Setup of run 1:
// DOUBLY_PIPELINE
module DOUBLY_PIPELINE(clk,xi,yi,r,ang,xf,yf);
input signed[15:0] xi,yi;
input clk;
output reg signed [15:0] r,ang;
output reg signed [15:0] xf,yf;
 wire signed [15:0] ri,angi;
 wire  signed [15:0] xfi,yfi;
wire  signed [15:0] g1,g2,g3,g4,g5,g6,g7,g8;
ROTATING x1(clk,xi,yi,g1,g2,g3,g4,g5,g6,g7,g8,xfi,yfi);     
VECTORING x2(clk,xi,yi,g1,g2,g3,g4,g5,g6,g7,g8,ri,angi);  
always @(*)
begin 
xf<=xfi;
yf<=yfi;  
r<=ri;
ang<=angi;
end
endmodule
Size: about 8900 cells after synthesis, roughly 750 flip-flops, ~97 I/O pins, ~74000 sq um of cells after synthesis.
make LEC_CHECK=0 CAP_MARGIN=20 CORE_MARGIN=2 CORE_UTILIZATION=66 SLEW_MARGIN=20 finish   # period 16.9 ns
run.sh (not shown) runs the stock make flow with config.mk's settings and CLKGATE_MAP_FILE=.
Although run 1 finished all stages, its layout failed final checks on negative setup slack.
> inputs changed (run 1 -> run 2)
--- a/flow/config.mk
+++ b/flow/config.mk
@@ -8 +8 @@
-export CAP_MARGIN = 20
+export CAP_MARGIN = 0
@@ -10 +10 @@
-export CORE_UTILIZATION = 66
+export CORE_UTILIZATION = 68
==> flow/constraint.sdc <==
create_clock -name core_clock -period 14.2 [get_ports {clk}]
set_input_delay 2.8400 -clock core_clock [delete_from_list [all_inputs] [get_ports {clk}]]
set_output_delay 2.8400 -clock core_clock [all_outputs]
set_load 0.01 [all_outputs]
Post-placement cell count was higher in run 2 than in run 1.
Run 2 — weighted congestion reported at the end of routability-driven placement 0.030 lower, run 1 as reference
[compare] base=run 1 new=run 2: core outline area decreased by about 2.3% relative to the old numbers, total die size fell by 3300 sq um, yosys-reported design area after synthesis ~0 delta, placed standard-cell area now sits higher.
Cmp run 1 and run 2 / number of setup buffers added after CTS / lower: run 1
Run 2: it failed with a tool error in global routing, so there are no final results.
diff inputs: run 2 => run 3
--- a/flow/config.mk
+++ b/flow/config.mk
@@ -8 +8 @@
-export CAP_MARGIN = 0
+export CAP_MARGIN = 20
@@ -10 +10 @@
-export CORE_UTILIZATION = 68
+export CORE_UTILIZATION = 65
==> flow/constraint.sdc <==
create_clock -name core_clock -period 16.9 [get_ports {clk}]
set_input_delay 3.3800 -clock core_clock [delete_from_list [all_inputs] [get_ports {clk}]]
set_output_delay 3.3800 -clock core_clock [all_outputs]
set_load 0.01 [all_outputs]
Findings:
Run 3: complete, dirty (negative setup slack)
[compare] base=run 2 new=run 3: number of clock buffers inserted by TritonCTS went up by 3, quantity of gates resized following cts decreased by 82% relative to the old numbers, horizontal die size went up 2.3%, chip area rose about 4.6%.
The total cell area at the placement stage in run 2 is 1.07 times that in run 3.
Modified inputs, run 4 compared to run 3
--- a/flow/config.mk
+++ b/flow/config.mk
@@ -8 +8 @@
-export CAP_MARGIN = 20
+export CAP_MARGIN = 10
@@ -10 +10,4 @@
-export CORE_UTILIZATION = 65
+export CORE_UTILIZATION = 72
+export CTS_CLUSTER_SIZE = 57
+export HOLD_SLACK_MARGIN = -0.1
+export SETUP_SLACK_MARGIN = 1.53
==> flow/constraint.sdc <==
create_clock -name core_clock -period 12.1 [get_ports {clk}]
set_input_delay 2.4200 -clock core_clock [delete_from_list [all_inputs] [get_ports {clk}]]
set_output_delay 2.4200 -clock core_clock [all_outputs]
set_load 0.01 [all_outputs]
==> comparison <==
- None of the runs run 4 and run 3 ends with a clean layout.
- Run 4 is listed as incomplete: the tool reported an error in global routing and the run ended there.
- Looking at cell area after placement across run 4 and run 3, the one that comes out higher is run 4.
- Diff run 3..run 4 | synthesized cell count | unchanged
- In the metrics for run 4 and run 3, the one carrying the higher post-CTS repair timing setup buffer count is run 4.
- Estimated wirelength of the detail-placed design: run 4 worse than run 3
- Diff run 3 -> run 4: standard-cell row count shrank by 6; total die area shrank by 9.6%.

---

DOUBLY_PIPELINE again, from the RTL that the note above started with.
export LEC_CHECK = 0
export ABC_AREA = 0
export CAP_MARGIN = 10
export CELL_PAD_IN_SITES_DETAIL_PLACEMENT = 1
export CORE_ASPECT_RATIO = 1.28
export CORE_MARGIN = 2
export CORE_UTILIZATION = 71
export CTS_CLUSTER_DIAMETER = 342
export CTS_CLUSTER_SIZE = 80
export GPL_ROUTABILITY_DRIVEN = 0
export GPL_TIMING_DRIVEN = 0
export MAX_ROUTING_LAYER = met4
export PLACE_DENSITY_LB_ADDON = 0.25
export SETUP_SLACK_MARGIN = -2.0
export SLEW_MARGIN = 10
create_clock -name core_clock -period 31.4 [get_ports {clk}]
The first run died in detailed placement (3_5_place_dp) on DPL-0033.
Rerun with:
Settings changed: ABC_AREA 0 to 1, CELL_PAD_IN_SITES_DETAIL_PLACEMENT 1 to default, CORE_ASPECT_RATIO 1.28 to default, CTS_CLUSTER_DIAMETER 342 to 221, GPL_ROUTABILITY_DRIVEN 0 to 1, GPL_TIMING_DRIVEN 0 to 1, MAX_ROUTING_LAYER met4 to default, PLACE_DENSITY from default to 0.67, PLACE_DENSITY_LB_ADDON 0.25 to default, SETUP_SLACK_MARGIN -2.0 to 4.62, SLEW_MARGIN 10 to 20.
Clock period 31.4 ns to 15.5 ns, I/O delays scaled along.
The changed run failed in global routing (5_1_grt) (ODB-0269).
Synthesized area went down by 2.8%.
Die size went down by 2.8%.
Synthesized cell count went up by 11%.
Rerun with:
Settings changed: ABC_AREA 1 to default, CAP_MARGIN 10 to 20, CORE_UTILIZATION 71 to 61, CTS_CLUSTER_DIAMETER 221 to default, CTS_CLUSTER_SIZE 80 to default, GPL_ROUTABILITY_DRIVEN 1 to default, GPL_TIMING_DRIVEN 1 to default, PLACE_DENSITY 0.67 to default, SETUP_SLACK_MARGIN 4.62 to default.
Clock period 15.5 ns to 12.1 ns, I/O delays scaled along.
After rerunning:
- The new run ran to the end with violations: setup timing
- area after synthesis goes up by 2.8%
- synthesized cell count is lower by 9.7%
- die area went up by 19%
Rerun with:
Settings changed: ABC_AREA from default to 1, CORE_UTILIZATION 61 to 72, CTS_CLUSTER_SIZE from default to 31, PLACE_DENSITY from default to 0.64, SETUP_SLACK_MARGIN from default to 3.76.
Clock period 12.1 ns to 12.8 ns, I/O delays scaled along.
After rerunning:
- Now the flow did not get past global routing (5_1_grt) with GRT-0232
- synthesized area falls by 2.8%
- die size goes down by 17%
- synthesized cell count is higher by 11%
Rerun with:
Settings changed: CORE_UTILIZATION 72 to 51, CTS_CLUSTER_DIAMETER from default to 260, CTS_CLUSTER_SIZE 31 to default, GPL_TIMING_DRIVEN from default to 0, MAX_ROUTING_LAYER from default to met5, PLACE_DENSITY 0.64 to default, PLACE_DENSITY_LB_ADDON from default to 0.01, SETUP_SLACK_MARGIN 3.76 to 1.84.
Clock period 12.8 ns to 20.3 ns, I/O delays scaled along.
Result: Now the flow completed with no timing, DRC or antenna violations; synthesized cell count is unchanged; synthesized area does not change; die area rises by about 40%.
Rerun with:
Settings changed: ABC_AREA 1 to default, CAP_MARGIN 20 to 10, CORE_UTILIZATION 51 to 72, CTS_CLUSTER_DIAMETER 260 to 133, CTS_CLUSTER_SIZE from default to 57, GPL_TIMING_DRIVEN 0 to default, HOLD_SLACK_MARGIN from default to -0.1, MAX_ROUTING_LAYER met5 to default, PLACE_DENSITY_LB_ADDON 0.01 to default, SETUP_SLACK_MARGIN 1.84 to default.
Clock period 20.3 ns to 12.1 ns, I/O delays scaled along.
Outcome:
- The changed run never finished: it broke off in global routing (5_1_grt)
- synthesized area climbs by 2.8%
- synthesized cell count drops by 9.7%
- die size drops by 27%

---

Starting RTL as in the previous note.
Settings: LEC_CHECK=0, CAP_MARGIN=20, CORE_ASPECT_RATIO=0.5, CORE_MARGIN=2, CORE_UTILIZATION=72, HOLD_SLACK_MARGIN=-0.06, SLEW_MARGIN=20; clock period 16.9 ns.
The baseline finished but fails on max-capacitance violations, max-slew violations, negative setup slack.
Edit:
--- a/flow/config.mk
+++ b/flow/config.mk
@@ -9 +8,0 @@
-export CORE_ASPECT_RATIO = 0.5
@@ -12 +10,0 @@
-export HOLD_SLACK_MARGIN = -0.06
==> flow/constraint.sdc (replaced) <==
create_clock -name core_clock -period 16.4 [get_ports {clk}]
set_input_delay 3.2800 -clock core_clock [delete_from_list [all_inputs] [get_ports {clk}]]
set_output_delay 3.2800 -clock core_clock [all_outputs]
set_load 0.01 [all_outputs]
After rerunning: This time the run stopped in 5_1_grt on GRT-0232; die size barely changes; area after synthesis does not change; synthesized cell count does not change.
Edit:
--- a/flow/config.mk
+++ b/flow/config.mk
@@ -10 +10 @@
-export CORE_UTILIZATION = 72
+export CORE_UTILIZATION = 40
==> flow/constraint.sdc (replaced) <==
create_clock -name core_clock -period 25.0 [get_ports {clk}]
set_input_delay 5.0000 -clock core_clock [delete_from_list [all_inputs] [get_ports {clk}]]
set_output_delay 5.0000 -clock core_clock [all_outputs]
set_load 0.01 [all_outputs]
Result:
- The new run completed without violations
- die size climbs by about 80%
- synthesized cell count stays the same
- synthesized area is unchanged
Edit:
==> flow/constraint.sdc (replaced) <==
create_clock -name core_clock -period 22.5 [get_ports {clk}]
set_input_delay 4.5000 -clock core_clock [delete_from_list [all_inputs] [get_ports {clk}]]
set_output_delay 4.5000 -clock core_clock [all_outputs]
set_load 0.01 [all_outputs]
=>
- maximum frequency came out higher by 4.8%
- wire length came out lower by 0.55%
- non-clock buffer count rises by 12
- synthesized cell count does not change
- clock-buffer cell count rose by 3
- area after synthesis is unchanged
Edit:
--- a/flow/config.mk
+++ b/flow/config.mk
@@ -8,0 +9 @@
+export CORE_ASPECT_RATIO = 1.62
@@ -10 +11 @@
-export CORE_UTILIZATION = 40
+export CORE_UTILIZATION = 72
@@ -11,0 +13 @@
+export TNS_END_PERCENT = 5
==> flow/constraint.sdc (replaced) <==
create_clock -name core_clock -period 16.9 [get_ports {clk}]
set_input_delay 3.3800 -clock core_clock [delete_from_list [all_inputs] [get_ports {clk}]]
set_output_delay 3.3800 -clock core_clock [all_outputs]
set_load 0.01 [all_outputs]
Now the flow never finished: it broke off in 5_1_grt; synthesized area is unchanged; synthesized cell count is unchanged; die size is lower by 44%.
Edit:
--- a/flow/config.mk
+++ b/flow/config.mk
@@ -9 +8,0 @@
-export CORE_ASPECT_RATIO = 1.62
@@ -11 +10 @@
-export CORE_UTILIZATION = 72
+export CORE_UTILIZATION = 47
@@ -13 +11,0 @@
-export TNS_END_PERCENT = 5
==> flow/constraint.sdc (replaced) <==
create_clock -name core_clock -period 22.5 [get_ports {clk}]
set_input_delay 4.5000 -clock core_clock [delete_from_list [all_inputs] [get_ports {clk}]]
set_output_delay 4.5000 -clock core_clock [all_outputs]
set_load 0.01 [all_outputs]
Result: With this change the flow completed with no timing, DRC or antenna violations; synthesized cell count does not change; area after synthesis stays the same; die size came out higher by 52%.

---

JK:
The RTL this note starts from:
==> flow/design.v <==
module DOUBLY_PIPELINE(clk,xi,yi,r,ang,xf,yf);
input signed[15:0] xi,yi;
input clk;
output reg signed [15:0] r,ang;
output reg signed [15:0] xf,yf;
 wire signed [15:0] ri,angi;
 wire  signed [15:0] xfi,yfi;
wire  signed [15:0] g1,g2,g3,g4,g5,g6,g7,g8;
ROTATING x1(clk,xi,yi,g1,g2,g3,g4,g5,g6,g7,g8,xfi,yfi);     
VECTORING x2(clk,xi,yi,g1,g2,g3,g4,g5,g6,g7,g8,ri,angi);  
always @(*)
begin 
xf<=xfi;
yf<=yfi;  
r<=ri;
ang<=angi;
end
endmodule
module ROTATING(clk,xi,yi,a1,a2,a3,a4,a5,a6,a7,a8,xf,yf);
input signed[15:0] xi,yi;
input   signed [15:0] a1,a2,a3,a4,a5,a6,a7,a8;
input clk;
output reg  signed [15:0] xf,yf;
reg  signed [15:0] x1,x2,x3,x4,x5,x6,x7,x8;
reg  signed [15:0] y1,y2,y3,y4,y5,y6,y7,y8;
wire signed [15:0] angle45,angle26,angle14,angle7,angle3_5,angle1_79,angle0_89,angle0_44;
reg  signed [15:0] angle_i [8:0];  
wire signed [15:0] s = 16'd607;
assign angle45 = 16'd4500;
assign angle26 = 16'd2657;
assign angle14 = 16'd1404;
assign angle7 = 16'd713;
assign angle3_5 = 16'd358;
assign angle1_79 = 16'd179;
assign angle0_89 = 16'd89;
assign angle0_44 = 16'd44;
always @(posedge clk)
begin  
    angle_i[0] <= angle45 ;
	    x1<= xi + yi;   
		y1<= yi - xi;
	   if (angle_i[0] > a2)
		begin 
		x2<= x1 - (y1>>>1);  
		y2<= y1 + (x1>>>1); 
		angle_i[1] <= angle_i[0] - angle26 ; 
		end 
	   else
		begin 
		x2<= x1+(y1>>>1); 
		y2<= y1-(x1>>>1);
	    angle_i[1] <= angle_i[0] + angle26 ;  
	   end
	 if (angle_i[1] > a3)
	    begin 
		 angle_i[2] <= angle_i[1] - angle14 ;  
		  x3<= x2 - (y2>>>2); 
		  y3<= y2 +(x2>>>2);
		end 
		else 
		begin 
	      angle_i[2] <= angle_i[1] + angle14 ;  
		  x3<= x2+(y2>>>2); 
		  y3<= y2-(x2>>>2);
		end 
	if (angle_i[2] > a4)
	    begin 
		  angle_i[3] <= angle_i[2] - angle7 ;  
		  x4<= x3 - (y3>>>3); 
		  y4<= y3 +(x3>>>3);
		 end 
		else 
		begin 
	     angle_i[3] <= angle_i[2] + angle7 ;  
		  x4<= x3+(y3>>>3); 
		  y4<= y3-(x3>>>3);
		end 
		if (angle_i[3] > a5)
	    begin 
			angle_i[4] <= angle_i[3] - angle3_5 ;  
			x5<= x4 - (y4>>>4); 
			y5<= y4 + (x4>>>4);
		 end 
		else 
		begin
			angle_i[4] <= angle_i[3] + angle3_5 ;  
			x5<= x4+(y4>>>4); 
			y5<= y4-(x4>>>4);
		end 
	   if (angle_i[4] > a6)
	    begin 
			angle_i[5] <= angle_i[4] - angle1_79 ;  
			x6<= x5 - (y5>>>5); 
			y6<= y5 +(x5>>>5);
		end
		else 
		begin 
	       angle_i[5] <= angle_i[4] + angle1_79 ;  
		   x6<= x5+(y5>>>5); 
		   y6<= y5-(x5>>>5);
		end 
		if (angle_i[5] > a7)
	    begin 
			angle_i[6] <= angle_i[5] - angle0_89 ;  
			x7<= x6 - (y6>>>6); 
			y7<= y6 +(x6>>>6);
		end
		else 
		begin 
			angle_i[6] <= angle_i[5] + angle0_89;  
			x7<= x6+(y6>>>6); 
			y7<= y6-(x6>>>6);
		end 
		if (angle_i[6] > a8)
	     begin 
			angle_i[7] <= angle_i[6] - angle0_44 ;  
			x8<= x7 - (y7>>>7); 
			y8<= y7 +(x7>>>7);
		 end 
		 else 
         begin 	     
			angle_i[7] <= angle_i[6] + angle0_44 ;  
			x8<= x7+(y7>>>7); 
			y8<= y7-(x7>>>7);
		 end  
      xf <=  (s*x8)/1000 ;
      yf <=  (s*y8)/1000 ;	  
end 
endmodule
module VECTORING(clk,a0,b0,ang1,ang2,ang3,ang4,ang5,ang6,ang7,ang8,r,ang);
input signed[15:0]a0,b0;
input clk;
  output reg signed [15:0]r,ang;  
  output reg signed[15:0] ang1,ang2,ang3,ang4,ang5,ang6,ang7,ang8;  
  reg signed [15:0] a1,a2,a3,a4,a5,a6,a7,a8;
  reg signed [15:0] b1,b2,b3,b4,b5,b6,b7,b8;
  reg signed[15:0] angle_x1,angle_x2,angle_x3,angle_x4,angle_x5,angle_x6,angle_x7,angle_x8;
wire signed [15:0] v = 16'd0607;
wire [15:0] angle_c0 = 16'd4500;
wire [15:0] angle_c1 = 16'd2657;
wire [15:0] angle_c2 = 16'd1404;
wire [15:0] angle_c3 = 16'd713;
wire [15:0] angle_c4 = 16'd358;
wire [15:0] angle_c5 = 16'd179;
wire [15:0] angle_c6 = 16'd089;
wire [15:0] angle_c7 = 16'd044; 
  always @ (posedge clk)
   begin
      a1<=a0+b0;
      b1<=b0-a0;
      angle_x1 <= angle_c0;
	  ang1 <= angle_x1;
    if(b1 < 0)  
   begin
      a2<= a1 - (b1>>>1);
      b2<= b1 + (a1>>>1);
     angle_x2<=angle_x1-angle_c1;
	   ang2<= angle_x2;
     end
    else
   begin
      a2<=a1+(b1>>>1);
      b2<=b1-(a1>>>1);
      angle_x2<=angle_x1+angle_c1;
	  ang2<= angle_x2;
    end
     if(b2<0)
	begin
     a3<=a2-(b2>>>2);
     b3<=b2+(a2>>>2);
     angle_x3<=angle_x2-angle_c2;
	  ang3<= angle_x3;
     end
  	else
  	begin
      a3<=a2+(b2>>>2);
      b3<=b2-(a2>>>2);
      angle_x3<=angle_x2+angle_c2;
	  ang3<= angle_x3;
	end
     if(b3<0)
	begin
     a4<=a3-(b3>>>3);
     b4<=b3+(a3>>>3);
     angle_x4<=angle_x3-angle_c3;
	 ang4<=angle_x4;
     end
  	else
  	begin
      a4<=a3+(b3>>>3);
      b4<=b3-(a3>>>3);
     angle_x4<=angle_x3+angle_c3;
	 ang4<=angle_x4;
	end
     if(b4<0)
	begin
     a5<=a4-(b4>>>4);
     b5<=b4+(a4>>>4);
      angle_x5<=angle_x4-angle_c4;
	   ang5<=angle_x5;
     end
  	else
  	begin
      a5<=a4+(b4>>>4);
      b5<=b4-(a4>>>4);
      angle_x5<=angle_x4+angle_c4;
	   ang5<=angle_x5;
	end
     if(b5<0)
	begin
     a6<=a5-(b5>>>5);
     b6<=b5+(a5>>>5);
    angle_x6<=angle_x5-angle_c5;
	 ang6<=angle_x6;
     end
  	else
  	begin
      a6<=a5+(b5>>>5);
      b6<=b5-(a5>>>5);
      angle_x6<=angle_x5+angle_c5;
	  ang6<=angle_x6;
	end
     if(b6<0)
	begin
     a7<=a6-(b6>>>6);
     b7<=b6+(a6>>>6);
     angle_x7<=angle_x6-angle_c6;
	 ang7<=angle_x7;
     end
  	else
  	begin
     a7<=a6+(b6>>>6);
     b7<=b6-(a6>>>6);
      angle_x7<=angle_x6+angle_c6;
	  ang7<=angle_x7;
 	 end
     if(b7<0)
	begin
      a8<=a7-(b7>>>7);
      b8<=b7+(a7>>>7);
      angle_x8<=angle_x7-angle_c7;
	  ang8<=angle_x8;
     end
  	else
      begin
      a8<=a7+(b7>>>7);
      b8<=b7-(a7>>>7);
       angle_x8<=angle_x7-angle_c7;
	   ang8<=angle_x8;
     end
r<=v*a8/1000;
ang<=angle_x8;
end
endmodule
export LEC_CHECK = 0
export ABC_AREA = 1
export CAP_MARGIN = 10
export CELL_PAD_IN_SITES_DETAIL_PLACEMENT = 1
export CORE_MARGIN = 2
export CORE_UTILIZATION = 71
export CTS_CLUSTER_DIAMETER = 342
export CTS_CLUSTER_SIZE = 80
export GPL_ROUTABILITY_DRIVEN = 0
export GPL_TIMING_DRIVEN = 0
export PLACE_DENSITY_LB_ADDON = 0.25
export SETUP_SLACK_MARGIN = -2.0
export SLEW_MARGIN = 10
create_clock -name core_clock -period 31.4 [get_ports {clk}]
The flow ended early for JK: it failed with a tool error in detailed placement.
## Diff of input files: MS against JK
Settings: a deleted PLACE_DENSITY_LB_ADDON that had been 0.25; a change of GPL_TIMING_DRIVEN from 0 to 1; a change of CTS_CLUSTER_SIZE from 80 to 16; a deleted CELL_PAD_IN_SITES_DETAIL_PLACEMENT that had been 1; a change of CTS_CLUSTER_DIAMETER from 342 to 221; a deleted SETUP_SLACK_MARGIN that had been -2.0; a change of SLEW_MARGIN from 10 to 20; a change of CAP_MARGIN from 10 to 15; a change of the clock period (ns, I/O delays scaled along) from 31.4 to 13.0.
--- outcome ---
Flow for MS halted at global routing, error code GRT-0232.
Comparing JK with MS, the chip height came out essentially unchanged.
MS -> JK: chip area estimate from yosys synthesis flat
Synthesized area came out exactly the same in JK and MS.
As far as adder-cell share of the synthesized area goes, JK and MS are indistinguishable; the numbers are identical.
